==> ember <==
==> flow/design.v (excerpt) <==
module multicycle_arithmetic(
    input clk, rst, start, 
    input [1:0] op, 
    input [7:0] a, b, 
    output reg done, 
    output reg [15:0] result
);
make LEC_CHECK=0 ABC_AREA=1 CAP_MARGIN=20 CORE_ASPECT_RATIO=0.5 CORE_MARGIN=2 CORE_UTILIZATION=72 CTS_CLUSTER_DIAMETER=350 CTS_CLUSTER_SIZE=98 PLACE_DENSITY=0.85 SLEW_MARGIN=20 TNS_END_PERCENT=10 finish   # period 13.5 ns
run.sh (not shown) runs the stock make flow with config.mk's settings and CLKGATE_MAP_FILE=.
==> inputs of nickel, as changes to ember <==
--- a/flow/config.mk
+++ b/flow/config.mk
@@ -9,9 +9,9 @@
 export CAP_MARGIN = 20
-export CORE_ASPECT_RATIO = 0.5
 export CORE_MARGIN = 2
-export CORE_UTILIZATION = 72
-export CTS_CLUSTER_DIAMETER = 350
-export CTS_CLUSTER_SIZE = 98
-export PLACE_DENSITY = 0.85
+export CORE_UTILIZATION = 70
+export CTS_CLUSTER_DIAMETER = 218
+export CTS_CLUSTER_SIZE = 73
+export HOLD_SLACK_MARGIN = 0.3
+export PLACE_DENSITY = 0.65
+export SETUP_SLACK_MARGIN = -2.0
 export SLEW_MARGIN = 20
-export TNS_END_PERCENT = 10
==> flow/constraint.sdc (replaced) <==
create_clock -name core_clock -period 30.0 [get_ports {clk}]
set_input_delay 6.0000 -clock core_clock [delete_from_list [all_inputs] [get_ports {clk}]]
set_output_delay 6.0000 -clock core_clock [all_outputs]
set_load 0.01 [all_outputs]
==> inputs of juniper, as changes to ember <==
==> flow/config.mk (replaced) <==
export PLATFORM = sky130hd
export DESIGN_NAME = multicycle_arithmetic
export DESIGN_NICKNAME = multicycle_arithmetic
export VERILOG_FILES = /design/flow/design.v
export SDC_FILE = /design/flow/constraint.sdc
export NUM_CORES = 4
export LEC_CHECK = 0
export CAP_MARGIN = 20
export CORE_MARGIN = 2
export CORE_UTILIZATION = 59
export CTS_CLUSTER_SIZE = 15
export HOLD_SLACK_MARGIN = -0.08
export SETUP_SLACK_MARGIN = -1.64
export SLEW_MARGIN = 20
export TNS_END_PERCENT = 5
==> flow/constraint.sdc (replaced) <==
create_clock -name core_clock -period 35.0 [get_ports {clk}]
set_input_delay 7.0000 -clock core_clock [delete_from_list [all_inputs] [get_ports {clk}]]
set_output_delay 7.0000 -clock core_clock [all_outputs]
set_load 0.01 [all_outputs]
==> inputs of lagoon, as changes to ember <==
==> flow/config.mk (replaced) <==
export PLATFORM = sky130hd
export DESIGN_NAME = multicycle_arithmetic
export DESIGN_NICKNAME = multicycle_arithmetic
export VERILOG_FILES = /design/flow/design.v
export SDC_FILE = /design/flow/constraint.sdc
export NUM_CORES = 4
export LEC_CHECK = 0
export CAP_MARGIN = 20
export CORE_MARGIN = 2
export CORE_UTILIZATION = 15
export SLEW_MARGIN = 20
==> flow/constraint.sdc (replaced) <==
create_clock -name core_clock -period 35.7 [get_ports {clk}]
set_input_delay 7.1400 -clock core_clock [delete_from_list [all_inputs] [get_ports {clk}]]
set_output_delay 7.1400 -clock core_clock [all_outputs]
set_load 0.01 [all_outputs]
==> results <==
- ember did not get past detailed placement (3_5_place_dp) (DPL-0033). nickel stopped in global routing (5_1_grt). lagoon went through all stages and came out clean. juniper reached the layout checks and failed them: setup timing.
- In sequential cell count, juniper and lagoon do not differ.
- Sequential share of layout area: lagoon is lower than juniper (0.54 points).
- First-iteration DRC count: lagoon is smaller than juniper (about 8%).
- Against juniper, the worst hold slack of lagoon is better by 0.010 ns.
- In nickel the synthesized area is larger than in lagoon, by about 1.6%.
- In combinational power, juniper and lagoon hardly differ.
- Against lagoon, the register-to-register slack of juniper is lower by 0.38 ns.
==> figures <==
| item | nickel | juniper | ember | lagoon |
|---|---|---|---|---|
| Share of the clock period used by the worst path | - | 1.00 | - | 0.964 |
| Clk power | - | 33.2 uW | - | 28.8 uW |
| Final-layout non-clock buffer area share | - | 0.0969 | - | 0.104 |
| Pwr Total | - | 1170 uW | - | 1180 uW |
| CP most frequent cell | - | sky130_fd_sc_hd__o21a_1 | - | sky130_fd_sc_hd__o21a_1 |
| Data required time at the worst endpoint | - | 35.15 ns | - | 35.86 ns |
| Share of power burned in registers | - | 0.038 | - | 0.040 |
| Post-route cell area | - | 10500 um^2 | - | 11600 um^2 |
| CP Launch Type | - | input port | - | input port |
| Buffer depth of the longest clock path | 2 | 2 | - | 2 |
| Total die area | 14100 um^2 | 16400 um^2 | 13800 um^2 | 62600 um^2 |
| P_sw | - | 596 uW | - | 587 uW |
| Multi-input combinational gate total | - | 1031 | - | 1030 |
| Fp_density | 0.723 | 0.600 | 0.734 | 0.151 |
| Cell depth of the worst setup path | - | 140 | - | 139 |
| Result of the run | did not finish | finished with violations | did not finish | timing/DRC/antenna clean |
| Failing step | global routing (5_1_grt) | - | detailed placement (3_5_place_dp) | - |
| Violated checks | - | setup timing | - | - |
Power and IR drop assume default switching activity.
